==> inputs of run B <==
==> flow/design.v <==
module mcs_bridge(
  input  [31:0] io_io_address,
  input         io_io_addr_strobe,
  input  [31:0] io_io_write_data,
  input         io_io_write_strobe,
  input  [3:0]  io_io_byte_enable,
  output [31:0] io_io_read_data,
  input         io_io_read_strobe,
  output        io_fp_video_cs,
                io_fp_mmio_cs,
                io_fp_write,
                io_fp_read,
  output [20:0] io_fp_addr,
  output [31:0] io_fp_wr_data,
  input  [31:0] io_fp_rd_data
);
  wire mcs_bridge_enable = io_io_address[31:24] == 8'hC0;
  assign io_io_read_data = io_fp_rd_data;
  assign io_fp_video_cs = mcs_bridge_enable & io_io_address[23];
  assign io_fp_mmio_cs = mcs_bridge_enable & ~(io_io_address[23]);
  assign io_fp_write = io_io_write_strobe;
  assign io_fp_read = io_io_read_strobe;
  assign io_fp_addr = io_io_address[22:2];
  assign io_fp_wr_data = io_io_write_data;
endmodule
module mmio_controller(
  input               io_fp_video_cs,
                      io_fp_mmio_cs,
                      io_fp_write,
                      io_fp_read,
  input  [20:0]       io_fp_addr,
  input  [31:0]       io_fp_wr_data,
  output [31:0]       io_fp_rd_data,
  output [63:0]       io_slot_cs,
  output [63:0][4:0]  io_slot_reg_addr,
  output [63:0][31:0] io_slot_write_data,
  output [63:0]       io_slot_write,
  input  [63:0][31:0] io_slot_read_data,
  output [63:0]       io_slot_read
);
  assign io_fp_rd_data = io_fp_read ? io_slot_read_data[io_fp_addr[10:5]] : 32'h0;
  assign io_slot_cs = io_fp_mmio_cs ? 64'h1 << io_fp_addr[10:5] : 64'h0;
  assign io_slot_reg_addr = {64{io_fp_addr[4:0]}};
  assign io_slot_write_data = {64{io_fp_wr_data}};
  assign io_slot_write = {64{io_fp_write}};
  assign io_slot_read = {64{io_fp_read}};
endmodule
module GPO(
  input                                          clock,
                                                 reset,
  input  [4:0]                                   slot_io_address,
  output [31:0]                                  slot_io_rd_data,
  input  [31:0]                                  slot_io_wr_data,
  input                                          slot_io_read,
                                                 slot_io_write,
                                                 slot_io_cs,
  output [15:0]                                  io
);
  reg [15:0] buf_gpo;
  always @(posedge clock) begin
    if (reset)
      buf_gpo <= 16'h0;
    else if (slot_io_write & slot_io_cs)
      buf_gpo <= slot_io_wr_data[15:0];
  end  
  assign slot_io_rd_data = {16'h0, buf_gpo};
  assign io = buf_gpo;
endmodule
module GPI(
  input         clock,
                reset,
  input  [4:0]  slot_io_address,
  output [31:0] slot_io_rd_data,
  input  [31:0] slot_io_wr_data,
  input         slot_io_read,
                slot_io_write,
                slot_io_cs,
  input  [15:0] io_data_in
);
  reg [31:0] buf_in;
  always @(posedge clock) begin
    if (reset)
      buf_in <= 32'h0;
    else
      buf_in <= {16'h0, io_data_in};
  end  
  assign slot_io_rd_data = buf_in;
endmodule
module timer(
  input         clock,
                reset,
  input  [4:0]  slot_io_address,
  output [31:0] slot_io_rd_data,
  input  [31:0] slot_io_wr_data,
  input         slot_io_read,
                slot_io_write,
                slot_io_cs
);
  reg [63:0] count;
  reg [31:0] config_reg;
  wire        wr_en = slot_io_write & slot_io_cs;
  always @(posedge clock) begin
    if (reset) begin
      count <= 64'h0;
      config_reg <= 32'h0;
    end
    else begin
      if (config_reg[0])
        count <= 64'h0;
      else if (wr_en & slot_io_address == 5'h1)
        count[31:0] <= slot_io_wr_data;
      else if (wr_en & slot_io_address == 5'h2)
        count[63:32] <= slot_io_wr_data;
      else if (config_reg[1])
        count <= count + 64'h1;
      if (slot_io_write & slot_io_cs & ~(|slot_io_address))
        config_reg <= slot_io_wr_data;
    end
  end  
  assign slot_io_rd_data =
    (|slot_io_address)
      ? (slot_io_address == 5'h1
           ? count[31:0]
           : slot_io_address == 5'h2 ? count[63:32] : 32'h0)
      : config_reg;
endmodule
module SevSegDisplay(
  input         clock,
                reset,
                io_enable_7seg,
  input  [31:0] io_display_data,
  output [7:0]  io_anode_select,
  output [6:0]  io_segs
);
  reg  [15:0]      anode_prescaler_c_value;
  reg  [2:0]       count;
  wire [7:0]       _GEN = io_enable_7seg ? ~(8'h1 << count) : 8'h1;
  wire [3:0]       digit =
    _GEN == 8'hFE
      ? io_display_data[3:0]
      : _GEN == 8'hFD
          ? io_display_data[7:4]
          : _GEN == 8'hFB
              ? io_display_data[11:8]
              : _GEN == 8'hF7
                  ? io_display_data[15:12]
                  : _GEN == 8'hEF
                      ? io_display_data[19:16]
                      : _GEN == 8'hDF
                          ? io_display_data[23:20]
                          : _GEN == 8'hBF
                              ? io_display_data[27:24]
                              : _GEN == 8'h7F ? io_display_data[31:28] : 4'h0;
  wire [6:0]       _GEN_0 = {3'h0, digit != 4'hE, 3'h6};
  wire [15:0][6:0] _GEN_1 =
    {{_GEN_0},
     {_GEN_0},
     {7'h21},
     {7'h46},
     {7'h3},
     {7'h8},
     {7'h10},
     {7'h0},
     {7'h78},
     {7'h2},
     {7'h12},
     {7'h19},
     {7'h30},
     {7'h24},
     {7'h79},
     {7'h40}};
  wire             anode_prescaler_wrap_wrap = anode_prescaler_c_value == 16'h9C3F;
  always @(posedge clock) begin
    if (reset) begin
      anode_prescaler_c_value <= 16'h0;
      count <= 3'h0;
    end
    else if (reset) begin
      anode_prescaler_c_value <= 16'h0;
      count <= 3'h0;
    end
    else begin
      if (io_enable_7seg) begin
        if (anode_prescaler_wrap_wrap)
          anode_prescaler_c_value <= 16'h0;
        else
          anode_prescaler_c_value <= anode_prescaler_c_value + 16'h1;
      end
      if (~reset & io_enable_7seg & anode_prescaler_wrap_wrap)
        count <= count + 3'h1;
    end
  end  
  assign io_anode_select = _GEN;
  assign io_segs = _GEN_1[digit];
endmodule
module SevSegDisplay_core(
  input                                                               clock,
                                                                      reset,
  input  [4:0]                                                        slot_io_address,
  output [31:0]                                                       slot_io_rd_data,
  input  [31:0]                                                       slot_io_wr_data,
  input                                                               slot_io_read,
                                                                      slot_io_write,
                                                                      slot_io_cs,
  output [14:0]                                                       io
);
  wire [7:0]  _seg7_io_anode_select;
  wire [6:0]  _seg7_io_segs;
  reg  [31:0] config_reg;
  wire        _GEN = slot_io_address == 5'h0;
  reg  [31:0] display_data;
  wire        _GEN_0 = slot_io_address == 5'h1;
  wire        wr_en = slot_io_write & slot_io_cs;
  always @(posedge clock) begin
    if (reset) begin
      config_reg <= 32'h0;
      display_data <= 32'h0;
    end
    else begin
      if (_GEN & wr_en)
        config_reg <= slot_io_wr_data;
      if (_GEN_0 & wr_en)
        display_data <= slot_io_wr_data;
    end
  end  
  SevSegDisplay seg7 (
    .clock           (clock),
    .reset           (reset),
    .io_enable_7seg  (config_reg[0]),
    .io_display_data (display_data),
    .io_anode_select (_seg7_io_anode_select),
    .io_segs         (_seg7_io_segs)
  );
  assign slot_io_rd_data = _GEN_0 ? display_data : _GEN ? config_reg : 32'h0;
  assign io = {_seg7_io_anode_select, _seg7_io_segs};
endmodule
module mmio_subsystem(
  input         clock,
                reset,
                io_fp_video_cs,
                io_fp_mmio_cs,
                io_fp_write,
                io_fp_read,
  input  [20:0] io_fp_addr,
  input  [31:0] io_fp_wr_data,
  output [31:0] io_fp_rd_data,
  input  [15:0] io_data_in,
  output [15:0] io_data_out,
  output [7:0]  io_anode_assert,
  output [6:0]  io_segs
);
  wire [31:0]       _sevenSegDisplay_slot_io_rd_data;
  wire [14:0]       _sevenSegDisplay_io;
  wire [31:0]       _timer_slot_io_rd_data;
  wire [31:0]       _gpi_slot_io_rd_data;
  wire [31:0]       _gpo_slot_io_rd_data;
  wire [15:0]       _gpo_io;
  wire [63:0]       _mmioController_io_slot_cs;
  wire [63:0][4:0]  _mmioController_io_slot_reg_addr;
  wire [63:0][31:0] _mmioController_io_slot_write_data;
  wire [63:0]       _mmioController_io_slot_write;
  wire [63:0]       _mmioController_io_slot_read;
  mmio_controller mmioController (
    .io_fp_video_cs     (io_fp_video_cs),
    .io_fp_mmio_cs      (io_fp_mmio_cs),
    .io_fp_write        (io_fp_write),
    .io_fp_read         (io_fp_read),
    .io_fp_addr         (io_fp_addr),
    .io_fp_wr_data      (io_fp_wr_data),
    .io_fp_rd_data      (io_fp_rd_data),
    .io_slot_cs         (_mmioController_io_slot_cs),
    .io_slot_reg_addr   (_mmioController_io_slot_reg_addr),
    .io_slot_write_data (_mmioController_io_slot_write_data),
    .io_slot_write      (_mmioController_io_slot_write),
    .io_slot_read_data
      ({{32'hFFFFFFFF},
        {32'hFFFFFFFF},
        {32'hFFFFFFFF},
        {32'hFFFFFFFF},
        {32'hFFFFFFFF},
        {32'hFFFFFFFF},
        {32'hFFFFFFFF},
        {32'hFFFFFFFF},
        {32'hFFFFFFFF},
        {32'hFFFFFFFF},
        {32'hFFFFFFFF},
        {32'hFFFFFFFF},
        {32'hFFFFFFFF},
        {32'hFFFFFFFF},
        {32'hFFFFFFFF},
        {32'hFFFFFFFF},
        {32'hFFFFFFFF},
        {32'hFFFFFFFF},
        {32'hFFFFFFFF},
        {32'hFFFFFFFF},
        {32'hFFFFFFFF},
        {32'hFFFFFFFF},
        {32'hFFFFFFFF},
        {32'hFFFFFFFF},
        {32'hFFFFFFFF},
        {32'hFFFFFFFF},
        {32'hFFFFFFFF},
        {32'hFFFFFFFF},
        {32'hFFFFFFFF},
        {32'hFFFFFFFF},
        {32'hFFFFFFFF},
        {32'hFFFFFFFF},
        {32'hFFFFFFFF},
        {32'hFFFFFFFF},
        {32'hFFFFFFFF},
        {32'hFFFFFFFF},
        {32'hFFFFFFFF},
        {32'hFFFFFFFF},
        {32'hFFFFFFFF},
        {32'hFFFFFFFF},
        {32'hFFFFFFFF},
        {32'hFFFFFFFF},
        {32'hFFFFFFFF},
        {32'hFFFFFFFF},
        {32'hFFFFFFFF},
        {32'hFFFFFFFF},
        {32'hFFFFFFFF},
        {32'hFFFFFFFF},
        {32'hFFFFFFFF},
        {32'hFFFFFFFF},
        {32'hFFFFFFFF},
        {32'hFFFFFFFF},
        {32'hFFFFFFFF},
        {32'hFFFFFFFF},
        {32'hFFFFFFFF},
        {32'hFFFFFFFF},
        {32'hFFFFFFFF},
        {32'hFFFFFFFF},
        {32'hFFFFFFFF},
        {32'hFFFFFFFF},
        {_sevenSegDisplay_slot_io_rd_data},
        {_timer_slot_io_rd_data},
        {_gpi_slot_io_rd_data},
        {_gpo_slot_io_rd_data}}),
    .io_slot_read       (_mmioController_io_slot_read)
  );
  GPO gpo (
    .clock           (clock),
    .reset           (reset),
    .slot_io_address (_mmioController_io_slot_reg_addr[6'h0]),
    .slot_io_rd_data (_gpo_slot_io_rd_data),
    .slot_io_wr_data (_mmioController_io_slot_write_data[6'h0]),
    .slot_io_read    (_mmioController_io_slot_read[0]),
    .slot_io_write   (_mmioController_io_slot_write[0]),
    .slot_io_cs      (_mmioController_io_slot_cs[0]),
    .io              (_gpo_io)
  );
  GPI gpi (
    .clock           (clock),
    .reset           (reset),
    .slot_io_address (_mmioController_io_slot_reg_addr[6'h1]),
    .slot_io_rd_data (_gpi_slot_io_rd_data),
    .slot_io_wr_data (_mmioController_io_slot_write_data[6'h1]),
    .slot_io_read    (_mmioController_io_slot_read[1]),
    .slot_io_write   (_mmioController_io_slot_write[1]),
    .slot_io_cs      (_mmioController_io_slot_cs[1]),
    .io_data_in      (io_data_in)
  );
  timer timer (
    .clock           (clock),
    .reset           (reset),
    .slot_io_address (_mmioController_io_slot_reg_addr[6'h2]),
    .slot_io_rd_data (_timer_slot_io_rd_data),
    .slot_io_wr_data (_mmioController_io_slot_write_data[6'h2]),
    .slot_io_read    (_mmioController_io_slot_read[2]),
    .slot_io_write   (_mmioController_io_slot_write[2]),
    .slot_io_cs      (_mmioController_io_slot_cs[2])
  );
  SevSegDisplay_core sevenSegDisplay (
    .clock           (clock),
    .reset           (reset),
    .slot_io_address (_mmioController_io_slot_reg_addr[6'h3]),
    .slot_io_rd_data (_sevenSegDisplay_slot_io_rd_data),
    .slot_io_wr_data (_mmioController_io_slot_write_data[6'h3]),
    .slot_io_read    (_mmioController_io_slot_read[3]),
    .slot_io_write   (_mmioController_io_slot_write[3]),
    .slot_io_cs      (_mmioController_io_slot_cs[3]),
    .io              (_sevenSegDisplay_io)
  );
  assign io_data_out = _gpo_io;
  assign io_anode_assert = _sevenSegDisplay_io[14:7];
  assign io_segs = _sevenSegDisplay_io[6:0];
endmodule
module Top(
  input         clock,
                reset,
  input  [31:0] io_address,
  input         io_addr_strobe,
  input  [31:0] io_write_data,
  input         io_write_strobe,
  input  [3:0]  io_byte_enable,
  input         io_read_strobe,
  output [31:0] io_read_data,
  input  [15:0] sw,
  output [15:0] led,
  output [7:0]  anode_assert,
  output [6:0]  segs
);
  wire [31:0] _mmioSubsystem_io_fp_rd_data;
  wire        _mcsBridge_io_fp_video_cs;
  wire        _mcsBridge_io_fp_mmio_cs;
  wire        _mcsBridge_io_fp_write;
  wire        _mcsBridge_io_fp_read;
  wire [20:0] _mcsBridge_io_fp_addr;
  wire [31:0] _mcsBridge_io_fp_wr_data;
  mcs_bridge mcsBridge (
    .io_io_address      (io_address),
    .io_io_addr_strobe  (io_addr_strobe),
    .io_io_write_data   (io_write_data),
    .io_io_write_strobe (io_write_strobe),
    .io_io_byte_enable  (io_byte_enable),
    .io_io_read_data    (io_read_data),
    .io_io_read_strobe  (io_read_strobe),
    .io_fp_video_cs     (_mcsBridge_io_fp_video_cs),
    .io_fp_mmio_cs      (_mcsBridge_io_fp_mmio_cs),
    .io_fp_write        (_mcsBridge_io_fp_write),
    .io_fp_read         (_mcsBridge_io_fp_read),
    .io_fp_addr         (_mcsBridge_io_fp_addr),
    .io_fp_wr_data      (_mcsBridge_io_fp_wr_data),
    .io_fp_rd_data      (_mmioSubsystem_io_fp_rd_data)
  );
  mmio_subsystem mmioSubsystem (
    .clock           (clock),
    .reset           (reset),
    .io_fp_video_cs  (_mcsBridge_io_fp_video_cs),
    .io_fp_mmio_cs   (_mcsBridge_io_fp_mmio_cs),
    .io_fp_write     (_mcsBridge_io_fp_write),
    .io_fp_read      (_mcsBridge_io_fp_read),
    .io_fp_addr      (_mcsBridge_io_fp_addr),
    .io_fp_wr_data   (_mcsBridge_io_fp_wr_data),
    .io_fp_rd_data   (_mmioSubsystem_io_fp_rd_data),
    .io_data_in      (sw),
    .io_data_out     (led),
    .io_anode_assert (anode_assert),
    .io_segs         (segs)
  );
endmodule
==> flow/run.sh <==
#!/bin/bash
# the make line also repeats each setting of config.mk as NAME=value (left out here)
make -C /OpenROAD-flow-scripts/flow DESIGN_CONFIG=/design/flow/config.mk WORK_HOME=/design/flow/orfs CLKGATE_MAP_FILE= finish
==> flow/config.mk <==
export PLATFORM = sky130hd
export DESIGN_NAME = Top
export DESIGN_NICKNAME = Top
export VERILOG_FILES = /design/flow/design.v
export SDC_FILE = /design/flow/constraint.sdc
export NUM_CORES = 4
export LEC_CHECK = 0
export CAP_MARGIN = 20
export CELL_PAD_IN_SITES_DETAIL_PLACEMENT = 1
export CORE_ASPECT_RATIO = 0.56
export CORE_MARGIN = 2
export CORE_UTILIZATION = 25
export CTS_CLUSTER_DIAMETER = 38
export CTS_CLUSTER_SIZE = 45
export GPL_TIMING_DRIVEN = 1
export MIN_ROUTING_LAYER = met2
export PLACE_DENSITY = 0.5
export SETUP_SLACK_MARGIN = 0.77
export SLEW_MARGIN = 20
==> flow/constraint.sdc <==
create_clock -name core_clock -period 5.1 [get_ports {clock}]
set_input_delay 1.0200 -clock core_clock [delete_from_list [all_inputs] [get_ports {clock}]]
set_output_delay 1.0200 -clock core_clock [all_outputs]
set_load 0.01 [all_outputs]
==> run Z (differences from run B) <==
==> flow/config.mk (replaced) <==
export PLATFORM = sky130hd
export DESIGN_NAME = Top
export DESIGN_NICKNAME = Top
export VERILOG_FILES = /design/flow/design.v
export SDC_FILE = /design/flow/constraint.sdc
export NUM_CORES = 4
export LEC_CHECK = 0
export CAP_MARGIN = 20
export CELL_PAD_IN_SITES_GLOBAL_PLACEMENT = 0
export CORE_MARGIN = 2
export CORE_UTILIZATION = 72
export CTS_CLUSTER_DIAMETER = 197
export MAX_ROUTING_LAYER = met5
export MIN_ROUTING_LAYER = met1
export PLACE_DENSITY = 0.4
export SETUP_SLACK_MARGIN = 0.1
export SLEW_MARGIN = 20
==> flow/constraint.sdc (replaced) <==
create_clock -name core_clock -period 1.73 [get_ports {clock}]
set_input_delay 0.3460 -clock core_clock [delete_from_list [all_inputs] [get_ports {clock}]]
set_output_delay 0.3460 -clock core_clock [all_outputs]
set_load 0.01 [all_outputs]
==> comparison <==
Run B passed the timing, design-rule and antenna checks. Run Z died in 3_5_place_dp with DPL-0033. The die area of run B is 2.8 times that of run Z. Area after synthesis is the same in run Z and run B. Synthesized cell count is the same in run B and run Z.
==> figures <==
Die boundary width: run B 293.0 µm; run Z 131.5 µm
Biggest area consumer among synthesized cells: run B dfxtp_1; run Z dfxtp_1
Total number of placement rows: run B 59; run Z 46
Core Density at Floorplan: run B 25.27%; run Z 73.62%
Post-synthesis cell type count: run B 70; run Z 70
Yosys synthesis warning count: run B 5; run Z 5
Weighted congestion at the end of routability-driven global placement: run B 1.020; run Z 1.070
Simple logic cell fraction of the synthesized area: run B 28.73%; run Z 28.73%
XOR/XNOR share of the synthesized area: run B 3.445%; run Z 3.445%
Number of flip-flops and latches in the synthesized netlist: run B 211; run Z 211
Post-Synthesis Net Count: run B 1660; run Z 1660
Mapped Area: run B 11690 µm²; run Z 11690 µm²
Area fraction in compound gates after synthesis: run B 21.95%; run Z 21.95%
Run status: run B timing/DRC/antenna clean; run Z aborted with a tool error
Failing step: run B -; run Z 3_5_place_dp
Area of the core region: run B 46290 µm²; run Z 15890 µm²
Proportion of netlist area held by the largest area contributor: run B 36.12%; run Z 36.12%
Top-count cell post-synth: run B nand2_1; run Z nand2_1
Avg Cell Area, Syn: run B 7.506 µm²; run Z 7.506 µm²
Count of instantiated cells in the yosys netlist: run B 1558; run Z 1558
Die footprint: run B 48600 µm²; run Z 17280 µm²
Share of synthesized area occupied by flip-flops and latches: run B 36.12%; run Z 36.12%
Vertical extent of the die: run B 165.9 µm; run Z 131.5 µm
